==> inputs of v33 <==
==> flow/design.v (excerpt) <==
module median
#(
    parameter MEM_DATA_WIDTH = 32,
    parameter LUT_ADDR_WIDTH = 10,  
    parameter MEM_ADDR_WIDTH = 10,  
    parameter PIXEL_DATA_WIDTH = 8,
    parameter IMG_WIDTH  = 320,
    parameter IMG_HEIGHT = 320
)(
    input clk,  
    input rst_n,  
    input [31:0] word0,
    input [31:0] word1,
    input [31:0] word2,
    output [PIXEL_DATA_WIDTH-1:0] pixel1,
    output [PIXEL_DATA_WIDTH-1:0] pixel2,
    output [PIXEL_DATA_WIDTH-1:0] pixel3,
    output [PIXEL_DATA_WIDTH-1:0] pixel4,
    output [LUT_ADDR_WIDTH-1:0] raddr_a,
    output [LUT_ADDR_WIDTH-1:0] raddr_b,
    output [LUT_ADDR_WIDTH-1:0] raddr_c,
    output [MEM_ADDR_WIDTH-1:0] waddr
);
    wire [PIXEL_DATA_WIDTH-1:0] x2_y1;
    wire [PIXEL_DATA_WIDTH-1:0] x2_y0;
    wire [PIXEL_DATA_WIDTH-1:0] x2_ym1;
    wire [PIXEL_DATA_WIDTH-1:0] x1_y1;
    wire [PIXEL_DATA_WIDTH-1:0] x1_y0;
    wire [PIXEL_DATA_WIDTH-1:0] x1_ym1;
    wire [PIXEL_DATA_WIDTH-1:0] x0_y1;
    wire [PIXEL_DATA_WIDTH-1:0] x0_y0;
    wire [PIXEL_DATA_WIDTH-1:0] x0_ym1;
    wire [PIXEL_DATA_WIDTH-1:0] xm1_y1;
    wire [PIXEL_DATA_WIDTH-1:0] xm1_y0;
    wire [PIXEL_DATA_WIDTH-1:0] xm1_ym1;
    assign x2_y1   = word0[PIXEL_DATA_WIDTH-1:0];
    assign x2_y0   = word1[PIXEL_DATA_WIDTH-1:0];
    assign x2_ym1  = word2[PIXEL_DATA_WIDTH-1:0];
    assign x1_y1   = word0[(PIXEL_DATA_WIDTH*2)-1:PIXEL_DATA_WIDTH];
    assign x1_y0   = word1[(PIXEL_DATA_WIDTH*2)-1:PIXEL_DATA_WIDTH];
    assign x1_ym1  = word2[(PIXEL_DATA_WIDTH*2)-1:PIXEL_DATA_WIDTH];
    assign x0_y1   = word0[(PIXEL_DATA_WIDTH*3)-1:(PIXEL_DATA_WIDTH*2)];
    assign x0_y0   = word1[(PIXEL_DATA_WIDTH*3)-1:(PIXEL_DATA_WIDTH*2)];
    assign x0_ym1  = word2[(PIXEL_DATA_WIDTH*3)-1:(PIXEL_DATA_WIDTH*2)];
    assign xm1_y1  = word0[(PIXEL_DATA_WIDTH*4)-1:(PIXEL_DATA_WIDTH*3)];
    assign xm1_y0  = word1[(PIXEL_DATA_WIDTH*4)-1:(PIXEL_DATA_WIDTH*3)];
    assign xm1_ym1 = word2[(PIXEL_DATA_WIDTH*4)-1:(PIXEL_DATA_WIDTH*3)];
    wire [PIXEL_DATA_WIDTH-1:0] c3l;
    wire [PIXEL_DATA_WIDTH-1:0] c3h;
    wire [PIXEL_DATA_WIDTH-1:0] c3m;
    wire [PIXEL_DATA_WIDTH-1:0] c3l_reg;
    wire [PIXEL_DATA_WIDTH-1:0] c3h_reg;
    wire [PIXEL_DATA_WIDTH-1:0] c3m_reg;
    wire [PIXEL_DATA_WIDTH-1:0] c2l;
    wire [PIXEL_DATA_WIDTH-1:0] c2h;
    wire [PIXEL_DATA_WIDTH-1:0] c2m;
    wire [PIXEL_DATA_WIDTH-1:0] c2l_reg;
    wire [PIXEL_DATA_WIDTH-1:0] c2h_reg;
  ...
clock: 17.4 ns
lec_check: 0
cap_margin: 5
core_margin: 2
core_utilization: 70
cts_cluster_diameter: 48
cts_cluster_size: 40
place_density: 0.64
setup_slack_margin: 3.96
slew_margin: 20
run.sh (not shown) runs the stock make flow with config.mk's settings and CLKGATE_MAP_FILE=.
==> v18: changes against v33 <==
CAP_MARGIN = 20   (was 5)
CORE_UTILIZATION = 39   (was 70)
CTS_CLUSTER_DIAMETER = 184   (was 48)
CTS_CLUSTER_SIZE = 100   (was 40)
PLACE_DENSITY = unset   (was 0.64)
SETUP_SLACK_MARGIN = unset   (was 3.96)
==> flow/constraint.sdc (replaced) <==
create_clock -name core_clock -period 30.0 [get_ports {clk}]
set_input_delay 6.0000 -clock core_clock [delete_from_list [all_inputs] [get_ports {clk}]]
set_output_delay 6.0000 -clock core_clock [all_outputs]
set_load 0.01 [all_outputs]
==> v12: changes against v33 <==
ABC_AREA = 1   (was unset)
CAP_MARGIN = 20   (was 5)
CORE_UTILIZATION = 72   (was 70)
CTS_CLUSTER_DIAMETER = 66   (was 48)
CTS_CLUSTER_SIZE = 10   (was 40)
PLACE_DENSITY = unset   (was 0.64)
SETUP_SLACK_MARGIN = unset   (was 3.96)
==> flow/constraint.sdc (replaced) <==
create_clock -name core_clock -period 12.4 [get_ports {clk}]
set_input_delay 2.4800 -clock core_clock [delete_from_list [all_inputs] [get_ports {clk}]]
set_output_delay 2.4800 -clock core_clock [all_outputs]
set_load 0.01 [all_outputs]
==> impl_metrics.py <==
# Flow results
metrics = {
    "outcome": {
        "haltStage": "4_1_cts",
        "status": "stopped before the end",
        "error": "[ERROR DPL-0038] Utilization greater than 100%, impossible to legalize",
    },
    "die": {
        "fp.dieH_um": 187,
    },
    "synth": {
        "synth_area_per_cell_um2": 7.56,
        "yosys-top-cells-count": "429 x ha_1, 307 x inv_1, 276 x nand2_1",
        "postSynthSeqShare_pct": 13.4,
        "synthTopCellsByArea": "ha_1 23%, dfrtp_1 13%, mux2i_1 7.8%",
    },
}
-- figures above: v33

==> impl_metrics.py <==
# Flow results
metrics = {
    "outcome": {
        "error": "[ERROR DPL-0038] Utilization greater than 100%, impossible to legalize",
        "status": "stopped before the end",
        "haltStage": "3_5_place_dp",
    },
    "die": {
        "fp.dieH_um": 180,
    },
    "synth": {
        "postSynthSeqShare_pct": 14.0,
        "synthTopCellsByArea": "ha_1 24%, nand2_1 17%, dfrtp_1 14%",
        "yosys-top-cells-count": "981 x nand2_1, 521 x inv_1, 429 x ha_1",
    },
}
-- figures above: v12

==> impl_metrics.py <==
# Flow results
metrics = {
    "die": {
        "fp.dieH_um": 249,
    },
    "synth": {
        "synth.most_common_cell": "ha_1",
        "postSynthSeqShare_pct": 13.4,
        "synthTopCellsByArea": "ha_1 23%, dfrtp_1 13%, mux2i_1 7.8%",
        "synth_area_per_cell_um2": 7.56,
    },
    "outcome": {
        "status": "no timing/DRC/antenna violations",
    },
    "critical_path": {
        "critPathKind": "in2out",
    },
}
-- figures above: v18


---

==> v16: inputs <==
Starting RTL as in the previous note.
==> flow/config.mk <==
export PLATFORM = sky130hd
export DESIGN_NAME = median
export DESIGN_NICKNAME = median
export VERILOG_FILES = /design/flow/design.v
export SDC_FILE = /design/flow/constraint.sdc
export NUM_CORES = 4
export LEC_CHECK = 0
export ABC_AREA = 1
export CAP_MARGIN = 15
export CELL_PAD_IN_SITES_DETAIL_PLACEMENT = 0
export CELL_PAD_IN_SITES_GLOBAL_PLACEMENT = 1
export CORE_ASPECT_RATIO = 0.58
export CORE_MARGIN = 2
export CORE_UTILIZATION = 51
export CTS_CLUSTER_DIAMETER = 181
export HOLD_SLACK_MARGIN = 0.09
export MAX_ROUTING_LAYER = met4
export MIN_ROUTING_LAYER = met1
export SETUP_SLACK_MARGIN = 5.0
export SLEW_MARGIN = 20
==> flow/constraint.sdc <==
create_clock -name core_clock -period 30.0 [get_ports {clk}]
set_input_delay 6.0000 -clock core_clock [delete_from_list [all_inputs] [get_ports {clk}]]
set_output_delay 6.0000 -clock core_clock [all_outputs]
set_load 0.01 [all_outputs]
==> v14 (differences from v16) <==
- CAP_MARGIN: 15 -> 20
- CELL_PAD_IN_SITES_DETAIL_PLACEMENT: 0 -> not set
- CELL_PAD_IN_SITES_GLOBAL_PLACEMENT: 1 -> not set
- CORE_ASPECT_RATIO: 0.58 -> 0.5
- CORE_UTILIZATION: 51 -> 44
- CTS_CLUSTER_DIAMETER: 181 -> 184
- CTS_CLUSTER_SIZE: not set -> 100
- HOLD_SLACK_MARGIN: 0.09 -> not set
- MAX_ROUTING_LAYER: met4 -> not set
- MIN_ROUTING_LAYER: met1 -> not set
- SETUP_SLACK_MARGIN: 5.0 -> not set
- TNS_END_PERCENT: not set -> 5
==> notes <==
- Core utilization: v14 is lower than v16 (9.7 points).
- In v16 the global-route usage is higher than in v14, by 6.7 points.
- Worst hold slack: v16 is higher than v14 (0.0020 ns).
- In v16 the worst setup slack is better than in v14, by 1.9 ns.
- Of v14 and v16, v16 has the higher fmax (gap 7.3%, measured against v16).
==> figures <==
	v14	v16
Clock buffer instance count of the final layout	20	17
Cell count after placement	4369	4243
Post CTS Setup Buffer Count	0	3
Crit Reg-Reg Endpoint	dff_out_pipe.q0[6]$_DFF_PN0_	dff_out_pipe.q0[1]$_DFF_PN0_
Core box area	50100 um^2	43300 um^2
Vertical die dimension	163 um	163 um
Count of inverters not on the clock network in the layout	536	538
Setup repair after global routing missed its margin	false	true
Taps Inserted	690	570
Clock network contribution to total cell area	0.0258	0.0235
CP max stage cell	a32oi_1	clkdlybuf4s50_1
Outcome	no timing/DRC/antenna violations	no timing/DRC/antenna violations
Diode count	1	3

---

==> willow: inputs <==
median again, from the RTL that the note above started with.
Settings: LEC_CHECK=0, ABC_AREA=1, CAP_MARGIN=0, CORE_MARGIN=2, CORE_UTILIZATION=70, CTS_CLUSTER_DIAMETER=209, CTS_CLUSTER_SIZE=74, HOLD_SLACK_MARGIN=0.28, SETUP_SLACK_MARGIN=-0.89, SLEW_MARGIN=20; clock period 16.9 ns.
==> nickel: changes against willow <==
Settings changed: CAP_MARGIN 0 to 20, CORE_ASPECT_RATIO from default to 1.76, CORE_UTILIZATION 70 to 46, CTS_CLUSTER_DIAMETER 209 to 184, CTS_CLUSTER_SIZE 74 to 100, HOLD_SLACK_MARGIN 0.28 to default, SETUP_SLACK_MARGIN -0.89 to default.
==> flow/constraint.sdc (replaced) <==
create_clock -name core_clock -period 30.0 [get_ports {clk}]
set_input_delay 6.0000 -clock core_clock [delete_from_list [all_inputs] [get_ports {clk}]]
set_output_delay 6.0000 -clock core_clock [all_outputs]
set_load 0.01 [all_outputs]
==> comparison <==
nickel ran to the end with no violations. willow aborted during global routing with GRT-0232.
Area after synthesis is the same in nickel and willow.
In synthesized cell count, willow and nickel do not differ.
Against nickel, the die size of willow is lower by 34%.
==> figures <==
| metric | nickel | willow |
|---|---|---|
| Status | no timing/DRC/antenna violations | aborted with a tool error |
| Last stage reached | - | global routing |
| DP Cell Count | 4,278 | 4,305 |
| Share of synthesized area occupied by flip-flops and latches | 14.0% | 14.0% |
| Placeable core area | 48,200 sq um | 31,500 sq um |
| Main synth FF type | sky130_fd_sc_hd__dfrtp_1 | sky130_fd_sc_hd__dfrtp_1 |
| Post-placement setup slack | 3.67 ns | -2.69 ns |
| Post-synthesis net count | 4,084 | 4,084 |
| Width of the die | 170 um | 182 um |
| Final GP Congestion | 0.982 | 1.02 |
| Number of placement rows | 107 | 65 |
| Area after detailed placement | 24,700 sq um | 26,200 sq um |
| Buffers from clock root to sink, at most | 2 | 2 |
| Die Span Y | 296 um | 182 um |
| Post-CTS sizing | 0 | 75 |
| Fp util | 46.2% | 70.8% |
| Detailed placement HPWL | 70,400 um | 60,500 um |
| Synth top area share | 24.1% | 24.1% |
| Total setup buffers inserted after CTS | 0 | 29 |
| Cell count in the Yosys report | 3,554 | 3,554 |
| Die Area | 50,300 sq um | 33,300 sq um |
| Share of synthesized cell area in and, or, nand and nor gates | 30.0% | 30.0% |
